== job 101 ==
// sd_card_top
module sd_card_top
#(
	parameter  SPI_LOW_SPEED_DIV = 248,          
	parameter  SPI_HIGH_SPEED_DIV = 0            
)
(
	input            clk,
	input            rst,
	output           SD_nCS,                     
	output           SD_DCLK,                    
	output           SD_MOSI,                    
	input            SD_MISO,                    
	output           sd_init_done,               
	input            sd_sec_read,                
	input[31:0]      sd_sec_read_addr,           
	output[7:0]      sd_sec_read_data,           
	output           sd_sec_read_data_valid,     
	output           sd_sec_read_end,            
	input            sd_sec_write,               
	input[31:0]      sd_sec_write_addr,          
	input[7:0]       sd_sec_write_data,          
	output           sd_sec_write_data_req,      
	output           sd_sec_write_end            
);
wire[15:0]           spi_clk_div;                
wire                 cmd_req;                    
wire                 cmd_req_ack;                
wire                 cmd_req_error;              
wire[47:0]           cmd;                        
wire[7:0]            cmd_r1;                     
wire[15:0]           cmd_data_len;               
  ...
Size in the first run: ~1000 cells after synthesis, ~200 flip-flops, roughly 93 I/O pins, about 9700 sq um of cells after synthesis.
Settings: LEC_CHECK=0, CAP_MARGIN=0, CORE_MARGIN=2, CORE_UTILIZATION=72, CTS_CLUSTER_DIAMETER=25, CTS_CLUSTER_SIZE=30, PLACE_DENSITY_LB_ADDON=0.28, SETUP_SLACK_MARGIN=0.48, SLEW_MARGIN=20; clock period 4.77 ns.
run.sh (not shown) runs the stock make flow with config.mk's settings and CLKGATE_MAP_FILE=.
Job 101 | status: complete | timing, DRC, antenna: pass
### job 101 -> job 102
- CAP_MARGIN now 20, was 0
- CTS_CLUSTER_DIAMETER no longer set, was 25
- CTS_CLUSTER_SIZE no longer set, was 30
- SETUP_SLACK_MARGIN now -0.21, was 0.48
- CORE_UTILIZATION now 70, was 72
- PLACE_DENSITY_LB_ADDON no longer set, was 0.28
- the clock period (ns, I/O delays scaled along) now 2.14, was 4.77
Findings:
- The final report for job 102 shows a completed flow and a layout that fails verification, specifically setup timing.
- Job 101 and job 102 ended up with roughly the same sequential cell area.
- Compared to job 101, job 102 has required time at the worst-slack endpoint 2610 ps lower.
- Combined global-route utilization of all metal layers was higher in job 101 than in job 102.
- Against job 101, job 102 reports a internal power component that is higher.
- Re via count: job 101 was higher than job 102.
- Fill cell instance count of the final layout: job 102 > job 101
- Data arrival time of the critical path for job 102 is lower than for job 101.
- Setup WNS job 101 -> job 102: worse
- Lower post-layout total power among job 102 and job 101: job 101
Setup changes, job 102 to job 103
- CORE_UTILIZATION now 64, was 70
- SETUP_SLACK_MARGIN now 0.83, was -0.21
- the clock period (ns, I/O delays scaled along) now 3.4, was 2.14
==> results <==
- Per the comparison of job 103 with job 102, via count saw a decrease; cell area went down.
- In job 103, count of standard-cell rows is higher than in job 102.
- Job 103 ended with every stage complete and zero timing, DRC or antenna violations.

---

run A:
sd_card_top again, from the RTL that the note above started with.
export LEC_CHECK = 0
export ABC_AREA = 0
export CAP_MARGIN = 20
export CELL_PAD_IN_SITES_DETAIL_PLACEMENT = 2
export CELL_PAD_IN_SITES_GLOBAL_PLACEMENT = 2
export CORE_MARGIN = 4
export CORE_UTILIZATION = 57
export CTS_CLUSTER_SIZE = 71
export GPL_ROUTABILITY_DRIVEN = 0
export MAX_ROUTING_LAYER = met5
export MIN_ROUTING_LAYER = met2
export SETUP_SLACK_MARGIN = 1.52
export SLEW_MARGIN = 20
export TNS_END_PERCENT = 20
create_clock -name core_clock -period 6.01 [get_ports {clk}]
Tool error GPL-0301 stopped run A during global placement without I/O; no final results.
### run A -> run B
==> flow/config.mk <==
export PLATFORM = sky130hd
export DESIGN_NAME = sd_card_top
export DESIGN_NICKNAME = sd_card_top
export VERILOG_FILES = /design/flow/design.v
export SDC_FILE = /design/flow/constraint.sdc
export NUM_CORES = 4
export LEC_CHECK = 0
export CAP_MARGIN = 20
export CORE_MARGIN = 2
export CORE_UTILIZATION = 40
export SLEW_MARGIN = 20
==> flow/constraint.sdc <==
create_clock -name core_clock -period 3.58 [get_ports {clk}]
set_input_delay 0.7160 -clock core_clock [delete_from_list [all_inputs] [get_ports {clk}]]
set_output_delay 0.7160 -clock core_clock [all_outputs]
set_load 0.01 [all_outputs]
==> comparison <==
Both conditions hold for run B: the flow ran to the end and the final layout passed the timing, DRC and antenna checks. Relative to run A, the area of the placeable core measured on run B has increased by more than a quarter. Comparing core utilization before placement for run B and run A, the bigger number came from run A. Reported for run B and run A, parity-gate share of the synthesized area counting xor and xnor cells turned out identical to the last digit. Run B: height of the die 21 µm above run A. Cell row count in run B is about 20% higher than in run A. Run B: die area 6300 µm² above run A.
> inputs changed (run B -> run C)
diff --git a/flow/config.mk b/flow/config.mk
--- a/flow/config.mk
+++ b/flow/config.mk
@@ -8,4 +8,5 @@
 export CAP_MARGIN = 20
 export CORE_MARGIN = 2
-export CORE_UTILIZATION = 40
+export CORE_UTILIZATION = 60
+export CTS_CLUSTER_SIZE = 95
 export SLEW_MARGIN = 20
==> flow/constraint.sdc <==
create_clock -name core_clock -period 4.08 [get_ports {clk}]
set_input_delay 0.8160 -clock core_clock [delete_from_list [all_inputs] [get_ports {clk}]]
set_output_delay 0.8160 -clock core_clock [all_outputs]
set_load 0.01 [all_outputs]
Results
Run B was larger in final cell area than run C.
Compared to run B, run C has clock share of power 4.8 points lower.
Compared to run B, run C has detailed route wirelength on metal2 60 µm higher.
When the final numbers for run B and run C were put side by side, the share of the cycle needed by the critical path after routing turned out to be greater in run B.
Final critical-path required period: run C worse than run B
The inputs of run D differ from those of run C as listed below.
diff --git a/flow/config.mk b/flow/config.mk
--- a/flow/config.mk
+++ b/flow/config.mk
@@ -8,5 +8,5 @@
 export CAP_MARGIN = 20
 export CORE_MARGIN = 2
-export CORE_UTILIZATION = 60
-export CTS_CLUSTER_SIZE = 95
+export CORE_UTILIZATION = 40
+export SETUP_SLACK_MARGIN = 0.38
 export SLEW_MARGIN = 20
==> flow/constraint.sdc <==
create_clock -name core_clock -period 3.58 [get_ports {clk}]
set_input_delay 0.7160 -clock core_clock [delete_from_list [all_inputs] [get_ports {clk}]]
set_output_delay 0.7160 -clock core_clock [all_outputs]
set_load 0.01 [all_outputs]
Results
- Run D vs. run C: total power went up by about 26%.
- Via count, run C and run D: higher on run C
- Arrival time at the worst endpoint on run D is down relative to run C.
- Measured against each other, run C and run D differ in full die area, the lower figure coming from run C.
- Summary of run D over run C: share of flip-flops with an asynchronous set or reset held steady, signed area change from the synthesized netlist to the final layout grew by 3.8 points.
- Going from run C to run D, overall track demand over capacity in global routing went down 8.5 points, first-pass iteration count of the detailed router held.
- The final period demand of the worst path of run D was superior to that of run C.
Power is estimated from default activity; no workload was simulated.
